## i16_biquad
module i16_biquad(
    input CLK, RST,
    input unsigned [15:0] A,
    output signed [15:0] B,
    input signed [15:0] b_0,
    input signed [15:0] b_1,
    input signed [15:0] b_2,
    input signed [15:0] a_1,
    input signed [15:0] a_2
);
Settings: LEC_CHECK=0, ABC_AREA=1, CAP_MARGIN=20, CELL_PAD_IN_SITES_DETAIL_PLACEMENT=2, CELL_PAD_IN_SITES_GLOBAL_PLACEMENT=2, CORE_ASPECT_RATIO=1.1, CORE_MARGIN=7, CORE_UTILIZATION=68, CTS_CLUSTER_DIAMETER=46, GPL_ROUTABILITY_DRIVEN=1, GPL_TIMING_DRIVEN=0, MIN_ROUTING_LAYER=met2, PLACE_DENSITY_LB_ADDON=0.06, SETUP_SLACK_MARGIN=0.36, SLEW_MARGIN=20, TNS_END_PERCENT=5; clock period 22.4 ns.
run.sh (not shown) runs the stock make flow with config.mk's settings and CLKGATE_MAP_FILE=.
The first run aborted during global placement without I/O (3_1_place_gp_skip_io).
Next try:
Settings changed: ABC_AREA 1 to not set, CELL_PAD_IN_SITES_DETAIL_PLACEMENT 2 to not set, CELL_PAD_IN_SITES_GLOBAL_PLACEMENT 2 to not set, CORE_ASPECT_RATIO 1.1 to not set, CORE_MARGIN 7 to 2, CORE_UTILIZATION 68 to 28, CTS_CLUSTER_DIAMETER 46 to not set, GPL_ROUTABILITY_DRIVEN 1 to not set, GPL_TIMING_DRIVEN 0 to not set, MIN_ROUTING_LAYER met2 to not set, PLACE_DENSITY_LB_ADDON 0.06 to not set, SETUP_SLACK_MARGIN 0.36 to not set, TNS_END_PERCENT 5 to not set.
Clock period 22.4 ns to 17.1 ns, I/O delays scaled along.
Now the flow finished clean; area after synthesis goes down by 1.8%; synthesized cell count goes down by 12%; die area goes up by 120%.

========
i16_biquad again, from the RTL that the note above started with.
make LEC_CHECK=0 ABC_AREA=0 CAP_MARGIN=20 CORE_MARGIN=2 CORE_UTILIZATION=72 CTS_CLUSTER_DIAMETER=340 CTS_CLUSTER_SIZE=33 MAX_ROUTING_LAYER=met4 PLACE_DENSITY=0.66 SETUP_SLACK_MARGIN=0.99 SLEW_MARGIN=20 finish   # period 8.76 ns
The starting point completed, yet does not pass: negative setup slack.
Next try:
==> flow/config.mk (replaced) <==
export PLATFORM = sky130hd
export DESIGN_NAME = i16_biquad
export DESIGN_NICKNAME = i16_biquad
export VERILOG_FILES = /design/flow/design.v
export SDC_FILE = /design/flow/constraint.sdc
export NUM_CORES = 4
export LEC_CHECK = 0
export CAP_MARGIN = 20
export CORE_MARGIN = 2
export CORE_UTILIZATION = 31
export SLEW_MARGIN = 20
==> flow/constraint.sdc (replaced) <==
create_clock -name core_clock -period 15.8 [get_ports {CLK}]
set_input_delay 3.1600 -clock core_clock [delete_from_list [all_inputs] [get_ports {CLK}]]
set_output_delay 3.1600 -clock core_clock [all_outputs]
set_load 0.01 [all_outputs]
Outcome: The new run completed without violations. Final cell count climbs by 14%. Synthesized cell count stays the same. Wire length drops by 2.7%. Final area drops by 5.3%. Setup slack improves by 5.5 ns. Worst hold slack improves by 0.034 ns. Critical path depth stays the same. Die size climbs by 130%. Clock-buffer cell count climbs by 3.
Next try:
--- a/flow/config.mk
+++ b/flow/config.mk
@@ -9,3 +9,6 @@
 export CORE_MARGIN = 2
-export CORE_UTILIZATION = 31
+export CORE_UTILIZATION = 72
+export CTS_CLUSTER_DIAMETER = 27
+export CTS_CLUSTER_SIZE = 25
+export PLACE_DENSITY_LB_ADDON = 0.27
 export SLEW_MARGIN = 20
==> flow/constraint.sdc (replaced) <==
create_clock -name core_clock -period 16.0 [get_ports {CLK}]
set_input_delay 3.2000 -clock core_clock [delete_from_list [all_inputs] [get_ports {CLK}]]
set_output_delay 3.2000 -clock core_clock [all_outputs]
set_load 0.01 [all_outputs]
What happened: Final area fell by 6.4%; synthesized area is unchanged; register-to-register slack is worse by 0.09 ns; core utilization went up by 43 points; global-route usage rose by 20 points; setup slack gets worse by 0.056 ns; non-clock buffer count decreases by 225; wire length came out lower by about 12%; die size came out lower by 57%.

========
JK:
Starting RTL as in the previous note.
## i16_biquad
module i16_biquad(
    input CLK, RST,
    input unsigned [15:0] A,
    output signed [15:0] B,
    input signed [15:0] b_0,
    input signed [15:0] b_1,
    input signed [15:0] b_2,
    input signed [15:0] a_1,
    input signed [15:0] a_2
);
Settings: LEC_CHECK=0, CAP_MARGIN=20, CORE_ASPECT_RATIO=0.71, CORE_MARGIN=2, CORE_UTILIZATION=72, CTS_CLUSTER_SIZE=71, GPL_ROUTABILITY_DRIVEN=1, GPL_TIMING_DRIVEN=1, HOLD_SLACK_MARGIN=0.26, PLACE_DENSITY_LB_ADDON=0.01, SETUP_SLACK_MARGIN=2.42, SLEW_MARGIN=20, TNS_END_PERCENT=80; clock period 10.2 ns.
Nothing crashed in JK and all stages finished; the problem is that the final layout failed, the offending checks being negative setup slack.
#### Input delta (MS over JK)
# JK
export LEC_CHECK = 0
export CAP_MARGIN = 20
export CORE_ASPECT_RATIO = 0.71
export CORE_MARGIN = 2
export CORE_UTILIZATION = 72
export CTS_CLUSTER_SIZE = 71
export GPL_ROUTABILITY_DRIVEN = 1
export GPL_TIMING_DRIVEN = 1
export HOLD_SLACK_MARGIN = 0.26
export PLACE_DENSITY_LB_ADDON = 0.01
export SETUP_SLACK_MARGIN = 2.42
export SLEW_MARGIN = 20
export TNS_END_PERCENT = 80
create_clock -name core_clock -period 10.2 [get_ports {CLK}]
# MS
export LEC_CHECK = 0
export CAP_MARGIN = 20
export CORE_MARGIN = 2
export CORE_UTILIZATION = 40
export SLEW_MARGIN = 20
create_clock -name core_clock -period 16.0 [get_ports {CLK}]
--- outcome ---
MS: flow completed, timing, DRC and antenna clean. Looking at design area, MS sits 5.9% below JK. Going from JK to MS, depth of the worst register-to-register path shrank by a little under 10%. [MS] DRC marker count from the first detailed-route iteration fell 44% relative to JK. Sort MS and JK by number of antenna violations at the first check in global routing, ascending, and JK comes first. Going from JK to MS, the number of tap cells added at floorplan was found to have gone up by 78%. Tightest hold margin: MS < JK. MS vs. JK: global-route usage over all layers went down by 20 points. MS ends up with a area overhead of the layout relative to synthesis that is 7.2 points lower than in JK.
Setup changes, MS to AL
# MS
export LEC_CHECK = 0
export CAP_MARGIN = 20
export CORE_MARGIN = 2
export CORE_UTILIZATION = 40
export SLEW_MARGIN = 20
create_clock -name core_clock -period 16.0 [get_ports {CLK}]
# AL
export LEC_CHECK = 0
export CAP_MARGIN = 20
export CORE_MARGIN = 2
export CORE_UTILIZATION = 66
export SLEW_MARGIN = 20
create_clock -name core_clock -period 13.6 [get_ports {CLK}]
--- outcome ---
AL: all stages done; final checks FAILED (negative setup slack).
Across both runs, via density per instance was higher for AL than for MS.
The final reports for AL and MS show first-iteration DRC count higher in the former.
Diff MS -> AL: final cell count without fillers lower, via count higher, logic depth of the worst register-to-register path higher.
On post-cts repair resize count: AL sits above MS.
AL vs. MS: global-route wire length before repair fell 2.7%; post-route standard cell area excluding fillers increased 2.9%.
Buffer count excluding the clock tree in the final layout: AL vs MS up about 24%
Compared with MS, AL shows a lower transition time of the tightest slew-check pin.
> inputs changed (AL -> TR)
# AL
export LEC_CHECK = 0
export CAP_MARGIN = 20
export CORE_MARGIN = 2
export CORE_UTILIZATION = 66
export SLEW_MARGIN = 20
create_clock -name core_clock -period 13.6 [get_ports {CLK}]
# TR
export LEC_CHECK = 0
export CAP_MARGIN = 20
export CORE_ASPECT_RATIO = 0.5
export CORE_MARGIN = 2
export CORE_UTILIZATION = 72
export CTS_CLUSTER_SIZE = 43
export PLACE_DENSITY = 0.66
export SETUP_SLACK_MARGIN = 3.38
export SLEW_MARGIN = 20
export TNS_END_PERCENT = 40
create_clock -name core_clock -period 13.6 [get_ports {CLK}]
--- outcome ---
Final checks on TR, whose flow otherwise completed, came back failing, citing negative setup slack. Diff AL -> TR | portion of the layout cell area used by non-clock buffers | increase of 0.44 points. TR against AL: detail-routed net length per standard cell climbed about 12%; final critical-path setup slack fell 32 ps; post-detailed-placement half-perimeter wirelength went up; non-filler instance count after layout now sits lower. TR vs AL — met1 capacity usage during global routing rose 9.6 points. The lower overall via count from detail_route of AL and TR is in AL. AL ended up with b_0[3] as its launch point of the critical path; TR ended up with b_0[1]. NOTE: clock-buffer cell count in TR falls short of that of AL.

========
Setup of run A:
The RTL this note starts from:
==> flow/design.v <==
module i16_mul(
    input signed [15:0] A,
    input signed [15:0] B,
    output signed [31:0] P
);
assign P = A * B;
endmodule
module i18_mul(
    input signed [17:0] A,
    input signed [15:0] B_coef,
    output signed [33:0] P
);
assign P = A * B_coef;
endmodule
module i36_acc(
    input signed [33:0] A,
    input signed [31:0] B,
    input signed [35:0] _Z,
    output signed [35:0] S
);
wire signed [35:0] A_ext = {{2{A[33]}}, A};
wire signed [35:0] B_ext = {{4{B[31]}}, B};
assign S = A_ext + B_ext + _Z;
endmodule
module i36_delay(
    input CLK,
    input RST,
    input signed [35:0] STORE,
    output reg signed [35:0] READ
);
always @ (posedge CLK, negedge RST) begin
    if (!RST) begin
        READ <= 0;
    end else begin
        READ <= STORE;
    end
end
endmodule
module i36_trunc(
    input signed [35:0] A,
    output reg signed [15:0] B_sat,
    output reg signed [17:0] B
);
wire signed [35:0] shifted_inter = (A >>> 14);
wire signed [21:0] shifted = shifted_inter[21:0];
always @(*) begin
    B = $signed(shifted[17:0]);
    if (shifted > 22'sd32767) B_sat = 16'sd32767;
    else if (shifted < -22'sd32768) B_sat = -16'sd32768;
    else B_sat = $signed(shifted[15:0]);
end
endmodule
module i16_biquad(
    input CLK, RST,
    input unsigned [15:0] A,
    output signed [15:0] B,
    input signed [15:0] b_0,
    input signed [15:0] b_1,
    input signed [15:0] b_2,
    input signed [15:0] a_1,
    input signed [15:0] a_2
);
wire signed [17:0] feedback;
wire signed [31:0] P_b0;
wire signed [31:0] P_b1;
wire signed [31:0] P_b2;
wire signed [33:0] P_a1;
wire signed [33:0] P_a2;
wire signed [35:0] S_0;
wire signed [35:0] S_1;
wire signed [35:0] S_2;
wire signed [35:0] Z_0;
wire signed [35:0] Z_1;
i16_mul mul_b0(
    .A(A),
    .B(b_0),
    .P(P_b0)
);
i16_mul mul_b1(
    .A(A),
    .B(b_1),
    .P(P_b1)
);
i16_mul mul_b2(
    .A(A),
    .B(b_2),
    .P(P_b2)
);
i18_mul mul_a1(
    .A(feedback),
    .B_coef(a_1),
    .P(P_a1)
);
i18_mul mul_a2(
    .A(feedback),
    .B_coef(a_2),
    .P(P_a2)
);
i36_acc ACC_0(
    .A(P_a2),
    .B(P_b2),
    ._Z(36'sd0),
    .S(S_0)
);
i36_acc ACC_1(
    .A(P_a1),
    .B(P_b1),
    ._Z(Z_0),
    .S(S_1)
);
i36_acc ACC_2(
    .A(34'sd0),
    .B(P_b0),
    ._Z(Z_1),
    .S(S_2)
);
i36_delay DELAY_0(
    .CLK(CLK),
    .RST(RST),
    .STORE(S_0),
    .READ(Z_0)
);
i36_delay DELAY_1(
    .CLK(CLK),
    .RST(RST),
    .STORE(S_1),
    .READ(Z_1)
);
i36_trunc OUT(
    .A(S_2),
    .B(feedback),
    .B_sat(B)
);
endmodule
==> flow/config.mk <==
export PLATFORM = sky130hd
export DESIGN_NAME = i16_biquad
export DESIGN_NICKNAME = i16_biquad
export VERILOG_FILES = /design/flow/design.v
export SDC_FILE = /design/flow/constraint.sdc
export NUM_CORES = 4
export LEC_CHECK = 0
export CAP_MARGIN = 20
export CORE_ASPECT_RATIO = 0.94
export CORE_MARGIN = 2
export CORE_UTILIZATION = 72
export CTS_CLUSTER_SIZE = 15
export GPL_ROUTABILITY_DRIVEN = 1
export GPL_TIMING_DRIVEN = 1
export HOLD_SLACK_MARGIN = 0.26
export PLACE_DENSITY_LB_ADDON = 0.01
export SETUP_SLACK_MARGIN = 2.51
export SLEW_MARGIN = 20
export TNS_END_PERCENT = 80
==> flow/constraint.sdc <==
create_clock -name core_clock -period 10.2 [get_ports {CLK}]
set_input_delay 2.0400 -clock core_clock [delete_from_list [all_inputs] [get_ports {CLK}]]
set_output_delay 2.0400 -clock core_clock [all_outputs]
set_load 0.01 [all_outputs]
In run A the implementation ran to completion but is not tape-out ready, as the final checks report setup timing.
Relative to run A, the following input files were edited for run B:
Settings: an added PLACE_DENSITY of 0.66; a deleted PLACE_DENSITY_LB_ADDON that had been 0.01; a change of SETUP_SLACK_MARGIN from 2.51 to 0.36; an added ABC_AREA of 1; a change of CTS_CLUSTER_SIZE from 15 to 76; a change of the clock period (ns, I/O delays scaled along) from 10.2 to 11.1.
Findings:
Run B completed end to end; final checks failed (setup timing).
Lower instance count of the mapped netlist was reported by run A, not run B.
The final reports for run B and run A show chip area in the Yosys report higher in the former.
Run B vs run A — non-clock buffer count rose 150.
Higher design area among run B and run A: run B
Going from run A to run B, xor/xnor cell area share of the yosys netlist fell 0.26 points, buffer and inverter count on the worst path fell 1, share of final layout cell area taken by clock buffers and inverters about even, layout-stage area growth over the synthesis result rose 5.3 points.
### run B -> run C
Settings: a deleted ABC_AREA that had been 1; a change of CORE_ASPECT_RATIO from 0.94 to 0.5; a deleted GPL_TIMING_DRIVEN that had been 1; a deleted GPL_ROUTABILITY_DRIVEN that had been 1; a deleted PLACE_DENSITY that had been 0.66; a deleted TNS_END_PERCENT that had been 80; a deleted SETUP_SLACK_MARGIN that had been 0.36; a deleted CTS_CLUSTER_SIZE that had been 76; an added PLACE_DENSITY_LB_ADDON of 0.2; a deleted HOLD_SLACK_MARGIN that had been 0.26; a change of the clock period (ns, I/O delays scaled along) from 11.1 to 13.6.
## What came out
Between run C and run B, the flop share of the area is lower for run B. No crash in run C: every stage finished, but the layout fails its final checks due to setup timing. Delta (run C minus run B): count of endpoints failing setup in the final report now smaller, worst setup slack now larger, cell area after layout now smaller, sequential share of the synthesized area comparable. Worst path buffer plus inverter count: run C and run B compared, lower one is run B.
> inputs changed (run C -> run D)
Settings: clearing CORE_ASPECT_RATIO, which used to be 0.5; clearing PLACE_DENSITY_LB_ADDON, which used to be 0.2; putting CTS_CLUSTER_DIAMETER at 27 where nothing was set; swapping 72 for 65 in CORE_UTILIZATION; swapping 13.6 for 16.0 in the clock period (ns, I/O delays scaled along).
Results
Summary of run C and run D: one run falls short of a clean finish, namely run C.
Number of signal-net buffers in the layout (run D vs. run C) decreases by more than 10%
Run C -> run D: max-cap violation count delta 0, exact match
